==> 07-15 <==
Design system, start of the top module:
module system
  #(parameter WIDTH = 24)
   (input aclk,
    input aresetn,
    input [WIDTH-1:0] s_axis_tdata,
    input s_axis_tvalid,
    output s_axis_tready,
    input s_axis_tlast,
    input [3:0] s_axis_tuser,
    output [2*WIDTH-1:0] m_axis_tdata,
    output m_axis_tvalid,
    input m_axis_tready,
    output m_axis_tlast,
    output [3:0] m_axis_tuser);
make LEC_CHECK=0 CAP_MARGIN=20 CORE_MARGIN=2 CORE_UTILIZATION=70 CTS_CLUSTER_DIAMETER=232 GPL_TIMING_DRIVEN=1 MAX_ROUTING_LAYER=met4 PLACE_DENSITY_LB_ADDON=0.27 SETUP_SLACK_MARGIN=-0.13 SLEW_MARGIN=20 TNS_END_PERCENT=75 finish   # period 2.09 ns
run.sh (not shown) runs the stock make flow with config.mk's settings and CLKGATE_MAP_FILE=.
==> 09-12 (differences from 07-15) <==
==> flow/config.mk (replaced) <==
export PLATFORM = sky130hd
export DESIGN_NAME = system
export DESIGN_NICKNAME = system
export VERILOG_FILES = /design/flow/design.v
export SDC_FILE = /design/flow/constraint.sdc
export NUM_CORES = 4
export LEC_CHECK = 0
export CAP_MARGIN = 40
export CORE_MARGIN = 2
export CORE_UTILIZATION = 66
export HOLD_SLACK_MARGIN = 0.3
export SLEW_MARGIN = 20
==> flow/constraint.sdc (replaced) <==
create_clock -name core_clock -period 1.67 [get_ports {aclk}]
set_input_delay 0.3340 -clock core_clock [delete_from_list [all_inputs] [get_ports {aclk}]]
set_output_delay 0.3340 -clock core_clock [all_outputs]
set_load 0.01 [all_outputs]
==> qor summary <==
Result of the run: 09-12 did not finish; 07-15 timing/DRC/antenna clean
Last stage reached: 09-12 global routing (5_1_grt); 07-15 -
Placed Area: 09-12 7770 um^2; 07-15 7070 um^2
Last weighted congestion value of the routability-driven placer: 09-12 0.963; 07-15 0.949
Core region area: 09-12 8810 um^2; 07-15 8300 um^2
Initial standard-cell utilization of the core: 09-12 0.688; 07-15 0.730
Row count: 09-12 34; 07-15 33
Y dimension of the die: 09-12 99.8 um; 07-15 97.1 um
Post-synthesis share of cell area spent on full adders, half adders and majority gates: 09-12 0; 07-15 0
Post-CTS repair timing setup buffer count: 09-12 7; 07-15 0
Number of cells in the design after placement: 09-12 861; 07-15 767
Pre-CTS WS: 09-12 -0.274 ns; 07-15 0.0768 ns
Area of the die: 09-12 9970 um^2; 07-15 9420 um^2
Hpwl dp: 09-12 14500 um; 07-15 12100 um
Count of cells resized by post-cts repair: 09-12 86; 07-15 0
Horizontal die size: 09-12 99.8 um; 07-15 97.1 um

========
==> v34 <==
system again, from the RTL that the note above started with.
==> flow/design.v (excerpt) <==
module system
  #(parameter WIDTH = 24)
   (input aclk,
    input aresetn,
    input [WIDTH-1:0] s_axis_tdata,
    input s_axis_tvalid,
    output s_axis_tready,
    input s_axis_tlast,
    input [3:0] s_axis_tuser,
    output [2*WIDTH-1:0] m_axis_tdata,
    output m_axis_tvalid,
    input m_axis_tready,
    output m_axis_tlast,
    output [3:0] m_axis_tuser);
make LEC_CHECK=0 ABC_AREA=1 CAP_MARGIN=20 CORE_ASPECT_RATIO=1.07 CORE_MARGIN=2 CORE_UTILIZATION=72 CTS_CLUSTER_DIAMETER=232 CTS_CLUSTER_SIZE=71 GPL_TIMING_DRIVEN=1 MAX_ROUTING_LAYER=met4 PLACE_DENSITY_LB_ADDON=0.09 SETUP_SLACK_MARGIN=0.62 SLEW_MARGIN=20 TNS_END_PERCENT=75 finish   # period 2.11 ns
==> v1 (differences from v34) <==
ABC_AREA = default   (was 1)
CORE_ASPECT_RATIO = default   (was 1.07)
CORE_UTILIZATION = 66   (was 72)
CTS_CLUSTER_DIAMETER = default   (was 232)
CTS_CLUSTER_SIZE = default   (was 71)
GPL_TIMING_DRIVEN = default   (was 1)
MAX_ROUTING_LAYER = default   (was met4)
PLACE_DENSITY_LB_ADDON = default   (was 0.09)
SETUP_SLACK_MARGIN = default   (was 0.62)
TNS_END_PERCENT = default   (was 75)
==> flow/constraint.sdc (replaced) <==
create_clock -name core_clock -period 2.34 [get_ports {aclk}]
set_input_delay 0.4680 -clock core_clock [delete_from_list [all_inputs] [get_ports {aclk}]]
set_output_delay 0.4680 -clock core_clock [all_outputs]
set_load 0.01 [all_outputs]
==> v26 (differences from v34) <==
CORE_ASPECT_RATIO = default   (was 1.07)
CTS_CLUSTER_DIAMETER = 400   (was 232)
CTS_CLUSTER_SIZE = 97   (was 71)
GPL_TIMING_DRIVEN = default   (was 1)
MAX_ROUTING_LAYER = default   (was met4)
PLACE_DENSITY = 0.38   (was default)
PLACE_DENSITY_LB_ADDON = default   (was 0.09)
SETUP_SLACK_MARGIN = 0.38   (was 0.62)
TNS_END_PERCENT = 10   (was 75)
==> flow/constraint.sdc (replaced) <==
create_clock -name core_clock -period 1.52 [get_ports {aclk}]
set_input_delay 0.3040 -clock core_clock [delete_from_list [all_inputs] [get_ports {aclk}]]
set_output_delay 0.3040 -clock core_clock [all_outputs]
set_load 0.01 [all_outputs]
==> comparison <==
v1 passed the timing, DRC and antenna checks. v34 aborted during 4_1_cts with DPL-0038. v26 failed in 3_5_place_dp (DPL-0033).
Die size, lowest first: v26, v34, v1.
In v34 the synthesized cell count is higher than in v1, by about 45%.
Synthesized area: v1 is lower than v34 (1.5%).

========
==> 10-08: inputs <==
Starting RTL as in the previous note.
clock: 3.65 ns
lec_check: 0
cap_margin: 20
cell_pad_in_sites_detail_placement: 2
cell_pad_in_sites_global_placement: 2
core_margin: 10
core_utilization: 40
cts_cluster_size: 19
gpl_timing_driven: 0
hold_slack_margin: 0.25
slew_margin: 20
tns_end_percent: 20
==> 04-06 (differences from 10-08) <==
==> flow/config.mk (replaced) <==
export PLATFORM = sky130hd
export DESIGN_NAME = system
export DESIGN_NICKNAME = system
export VERILOG_FILES = /design/flow/design.v
export SDC_FILE = /design/flow/constraint.sdc
export NUM_CORES = 4
export LEC_CHECK = 0
export ABC_AREA = 1
export CAP_MARGIN = 20
export CORE_MARGIN = 2
export CORE_UTILIZATION = 64
export SLEW_MARGIN = 20
==> flow/constraint.sdc (replaced) <==
create_clock -name core_clock -period 2.62 [get_ports {aclk}]
set_input_delay 0.5240 -clock core_clock [delete_from_list [all_inputs] [get_ports {aclk}]]
set_output_delay 0.5240 -clock core_clock [all_outputs]
set_load 0.01 [all_outputs]
==> summary of the runs <==
10-08 passed the timing, DRC and antenna checks. 04-06 ran to the end with no violations. In 10-08 the register-to-register slack is better than in 04-06, by 0.48 ns. In 04-06 the non-clock buffer count is lower than in 10-08, by 57. Hold slack: 10-08 is lower than 04-06 (0.011 ns). Of 10-08 and 04-06, 04-06 has the higher first-iteration DRC count (gap about 4.6%, measured against 04-06). Against 04-06, the setup slack of 10-08 is better by 0.34 ns. Against 04-06, the via count of 10-08 is lower by about 14%. Of 10-08 and 04-06, 10-08 has the higher routed wire length (gap 36%, measured against 04-06).
==> figures <==
item                                                                  10-08       04-06
Outcome                                            timing/DRC/antenna clean  timing/DRC/antenna clean
Buffer cell driving the clock tree root                           clkbuf_16    clkbuf_8
Insertion delay of the later-clocked pin in the worst-skew pair     0.36 ns     0.39 ns
Reported sequential group power                                   0.00115 W   0.00169 W
Simple-Gate Area Share                                               0.1018      0.2680
Switching component of the power                                 0.001187 W  0.001708 W
Tap cell count                                                          184         129
Post-synthesis compound-gate area fraction                           0.1782      0.1370
Met3 capacity usage during global routing                           0.05871     0.08003
Internal power                                                   0.002258 W  0.002532 W
WL met3                                                             1342 µm     1185 µm
Post-synthesis cell area                                           6061 µm²    6153 µm²
Final non-filler cell area                                         7443 µm²    7206 µm²
Total Routing Usage GR                                               0.2336      0.3487
Clock power share                                                     0.293       0.235
Final-layout clock-cell area share                                  0.04051     0.02744

========
==> v35: inputs <==
==> flow/design.v <==
`timescale 1ns / 1ps
module scrambler
 #(parameter WIDTH = 32,
   parameter SEED = 7'b1111111)
  (input aclk,
   input aresetn,
   input [WIDTH-1:0] s_axis_tdata,
   input [3:0] s_axis_tuser,
   input s_axis_tvalid,
   output s_axis_tready,
   input s_axis_tlast,
   output reg [WIDTH-1:0] m_axis_tdata,
   output reg [3:0] m_axis_tuser,
   output reg m_axis_tvalid,
   input m_axis_tready,
   output reg m_axis_tlast);
  localparam TAIL_MASK = {{7{1'b0}}, {(WIDTH-7){1'b1}}};
  wire axis_tready_int = m_axis_tready;
  assign s_axis_tready = axis_tready_int;
  wire m_handshake = m_axis_tvalid && axis_tready_int;
  wire s_handshake = s_axis_tvalid && axis_tready_int;
  reg [6:0] lfsr;
  wire [WIDTH-1:0] fb;
  genvar i;
  generate
    for (i = 0; i < WIDTH; i = i + 1) begin : gen_feedback
      if (i < 4)
        assign fb[i] = lfsr[i+3] ^ lfsr[i];
      else if (i < 7)
        assign fb[i] = lfsr[i] ^ fb[i-4];
      else
        assign fb[i] = fb[i-7] ^ fb[i-4];
    end
  endgenerate
  always @(posedge aclk)
    if (~aresetn) begin
      m_axis_tdata <= {WIDTH{1'b0}};
      m_axis_tuser <= 4'h0;
      m_axis_tlast <= 1'b0;
      m_axis_tvalid <= 1'b0;
    end
    else if (s_handshake) begin
      if (s_axis_tlast)
        m_axis_tdata <= (s_axis_tdata ^ fb) & TAIL_MASK;
      else
        m_axis_tdata <= s_axis_tdata ^ fb;
      m_axis_tuser <= s_axis_tuser;
      m_axis_tlast <= s_axis_tlast;
      m_axis_tvalid <= 1'b1;
    end
    else if (m_handshake)
      m_axis_tvalid <= 1'b0;
  always @(posedge aclk)
    if (~aresetn)
      lfsr <= SEED;
    else if (s_handshake)
      lfsr <= fb[WIDTH-1:WIDTH-7];
endmodule
`timescale 1ns / 1ps
module encoder
 #(parameter WIDTH = 24)
  (input aclk,
   input aresetn,
   input [WIDTH-1:0] s_axis_tdata,
   input [3:0] s_axis_tuser,
   input s_axis_tvalid,
   output s_axis_tready,
   input s_axis_tlast,
   output reg [2*WIDTH-1:0] m_axis_tdata,
   output reg [3:0] m_axis_tuser,
   output reg m_axis_tvalid,
   input m_axis_tready,
   output reg m_axis_tlast);
  localparam HISTSIZE = 6;
  wire axis_tready_int = m_axis_tready;
  assign s_axis_tready = axis_tready_int;
  wire m_handshake = m_axis_tvalid && axis_tready_int;
  wire s_handshake = s_axis_tvalid && axis_tready_int;
  reg [2*WIDTH-1:0] m_axis_tdata_int;
  wire [WIDTH-1:0] g0;
  wire [WIDTH-1:0] g1;
  wire [2*WIDTH-1:0] hr;
  wire [2*WIDTH-1:0] tfr;
  wire [2*WIDTH-1:0] ttr;
  reg [HISTSIZE-1:0] history;
  wire [WIDTH+HISTSIZE-1:0] operand = {s_axis_tdata, history};
  genvar i;
  generate
    for (i = 0; i < WIDTH; i = i + 1) begin : gen_poly
      assign g0[i] = operand[i+6] ^ operand[i+4] ^ operand[i+3] ^ operand[i+1] ^ operand[i];
      assign g1[i] = g0[i] ^ operand[i+5] ^ operand[i+1];
    end
    for (i = 0; i < 2*WIDTH-1; i = i + 2) begin : gen_half_rate
      assign hr[i]   = g0[i/2];
      assign hr[i+1] = g1[i/2];
    end
    for (i = 0; i < 3*WIDTH/2-2; i = i + 3) begin : gen_two_thirds
      assign ttr[i]   = g0[2*(i/3)];
      assign ttr[i+1] = g1[2*(i/3)];
      assign ttr[i+2] = g0[2*(i/3)+1];
    end
    for (i = 0; i < 4*WIDTH/3-3; i = i + 4) begin : gen_three_fourths
      assign tfr[i]   = g0[i-i/4];
      assign tfr[i+1] = g1[i-i/4];
      assign tfr[i+2] = g0[i-i/4+1];
      assign tfr[i+3] = g1[i-i/4+2];
    end
  endgenerate
  assign ttr[2*WIDTH-1:3*WIDTH/2] = 0;
  assign tfr[2*WIDTH-1:4*WIDTH/3] = 0;
  always @*
    case (s_axis_tuser)
      4'b1111, 4'b0111, 4'b1011, 4'b0011:
        m_axis_tdata_int = tfr;
      4'b0001:
        m_axis_tdata_int = ttr;
      default:
        m_axis_tdata_int = hr;
    endcase
  always @(posedge aclk)
    if (~aresetn) begin
      m_axis_tdata <= {2*WIDTH{1'b0}};
      m_axis_tuser <= 4'h0;
      m_axis_tlast <= 1'b0;
      m_axis_tvalid <= 1'b0;
    end
    else if (s_handshake) begin
      m_axis_tdata <= m_axis_tdata_int;
      m_axis_tuser <= s_axis_tuser;
      m_axis_tlast <= s_axis_tlast;
      m_axis_tvalid <= 1'b1;
    end
    else if (m_handshake)
      m_axis_tvalid <= 1'b0;
  always @(posedge aclk)
    if (~aresetn)
      history <= {HISTSIZE{1'b0}};
    else if (s_handshake)
      history <= s_axis_tdata[WIDTH-1:WIDTH-HISTSIZE];
endmodule
`timescale 1ns / 1ps
module system
  #(parameter WIDTH = 24)
   (input aclk,
    input aresetn,
    input [WIDTH-1:0] s_axis_tdata,
    input s_axis_tvalid,
    output s_axis_tready,
    input s_axis_tlast,
    input [3:0] s_axis_tuser,
    output [2*WIDTH-1:0] m_axis_tdata,
    output m_axis_tvalid,
    input m_axis_tready,
    output m_axis_tlast,
    output [3:0] m_axis_tuser);
    localparam SEED = 7'b1011101;
    wire [WIDTH-1:0] s2e_tdata;
    wire s2e_tvalid;
    wire s2e_tready;
    wire s2e_tlast;
    wire [3:0] s2e_tuser;
    scrambler #(.WIDTH(WIDTH), .SEED(SEED)) scrambler_i(
        .aclk(aclk),
        .aresetn(aresetn),
        .s_axis_tdata(s_axis_tdata),
        .s_axis_tvalid(s_axis_tvalid),
        .s_axis_tready(s_axis_tready),
        .s_axis_tuser(s_axis_tuser),
        .s_axis_tlast(s_axis_tlast),
        .m_axis_tdata(s2e_tdata),
        .m_axis_tvalid(s2e_tvalid),
        .m_axis_tready(s2e_tready),
        .m_axis_tuser(s2e_tuser),
        .m_axis_tlast(s2e_tlast)
    );
    encoder #(.WIDTH(WIDTH)) encoder_i(
        .aclk(aclk),
        .aresetn(aresetn),
        .s_axis_tdata(s2e_tdata),
        .s_axis_tvalid(s2e_tvalid),
        .s_axis_tready(s2e_tready),
        .s_axis_tuser(s2e_tuser),
        .s_axis_tlast(s2e_tlast),
        .m_axis_tdata(m_axis_tdata),
        .m_axis_tvalid(m_axis_tvalid),
        .m_axis_tready(m_axis_tready),
        .m_axis_tuser(m_axis_tuser),
        .m_axis_tlast(m_axis_tlast)
    );
endmodule
==> flow/run.sh <==
#!/bin/bash
# the make line also repeats each setting of config.mk as NAME=value (left out here)
make -C /OpenROAD-flow-scripts/flow DESIGN_CONFIG=/design/flow/config.mk WORK_HOME=/design/flow/orfs CLKGATE_MAP_FILE= finish
==> flow/config.mk <==
export PLATFORM = sky130hd
export DESIGN_NAME = system
export DESIGN_NICKNAME = system
export VERILOG_FILES = /design/flow/design.v
export SDC_FILE = /design/flow/constraint.sdc
export NUM_CORES = 4
export LEC_CHECK = 0
export CAP_MARGIN = 15
export CELL_PAD_IN_SITES_DETAIL_PLACEMENT = 2
export CORE_ASPECT_RATIO = 0.71
export CORE_MARGIN = 2
export CORE_UTILIZATION = 40
export CTS_CLUSTER_SIZE = 29
export HOLD_SLACK_MARGIN = -0.03
export MIN_ROUTING_LAYER = met2
export PLACE_DENSITY = 0.76
export SETUP_SLACK_MARGIN = 0.11
export SLEW_MARGIN = 20
export TNS_END_PERCENT = 5
==> flow/constraint.sdc <==
create_clock -name core_clock -period 1.68 [get_ports {aclk}]
set_input_delay 0.3360 -clock core_clock [delete_from_list [all_inputs] [get_ports {aclk}]]
set_output_delay 0.3360 -clock core_clock [all_outputs]
set_load 0.01 [all_outputs]
==> v12: changes against v35 <==
Settings changed: CAP_MARGIN 15 to 20, CELL_PAD_IN_SITES_GLOBAL_PLACEMENT set to 2, CORE_ASPECT_RATIO 0.71 to not set, CORE_MARGIN 2 to 10, CTS_CLUSTER_SIZE 29 to 19, HOLD_SLACK_MARGIN -0.03 to not set, MIN_ROUTING_LAYER met2 to not set, PLACE_DENSITY 0.76 to not set, SETUP_SLACK_MARGIN 0.11 to not set, TNS_END_PERCENT 5 to not set.
==> flow/constraint.sdc (replaced) <==
create_clock -name core_clock -period 3.65 [get_ports {aclk}]
set_input_delay 0.7300 -clock core_clock [delete_from_list [all_inputs] [get_ports {aclk}]]
set_output_delay 0.7300 -clock core_clock [all_outputs]
set_load 0.01 [all_outputs]
==> v38: changes against v35 <==
Settings changed: ABC_AREA set to 1, CAP_MARGIN 15 to 20, CELL_PAD_IN_SITES_DETAIL_PLACEMENT 2 to not set, CORE_ASPECT_RATIO 0.71 to not set, CORE_UTILIZATION 40 to 72, CTS_CLUSTER_SIZE 29 to 98, HOLD_SLACK_MARGIN -0.03 to not set, MIN_ROUTING_LAYER met2 to not set, PLACE_DENSITY 0.76 to not set, SETUP_SLACK_MARGIN 0.11 to not set, TNS_END_PERCENT 5 to not set.
==> flow/constraint.sdc (replaced) <==
create_clock -name core_clock -period 2.42 [get_ports {aclk}]
set_input_delay 0.4840 -clock core_clock [delete_from_list [all_inputs] [get_ports {aclk}]]
set_output_delay 0.4840 -clock core_clock [all_outputs]
set_load 0.01 [all_outputs]
==> v23: changes against v35 <==
Settings changed: CELL_PAD_IN_SITES_DETAIL_PLACEMENT 2 to 0, CORE_UTILIZATION 40 to 44, CTS_CLUSTER_DIAMETER set to 220, CTS_CLUSTER_SIZE 29 to 37, SETUP_SLACK_MARGIN 0.11 to not set.
==> notes <==
- v12 produced a clean layout. v23 produced a layout that fails on negative setup slack. v38 ran to the end with no violations. v35 never finished: it broke off in clock tree synthesis (4_1_cts).
- Register-to-register slack: v12 > v38 > v23.
- First-iteration DRC count, highest first: v23, v38, v12.
- Of v38 and v23, v23 has the higher clock-buffer cell count (gap 1).
- The lowest sequential share of layout area belongs to v23, the highest to v38.
- Against v23, the synthesized area of v38 is larger by about 1.5%.
- Setup slack, lowest first: v23, v38, v12.
- Clock skew, highest first: v38, v23, v12.
- In v12 the sequential power is smaller than in v38, by about 32%.
No activity file was given, so power comes from the tool's default toggle rates.
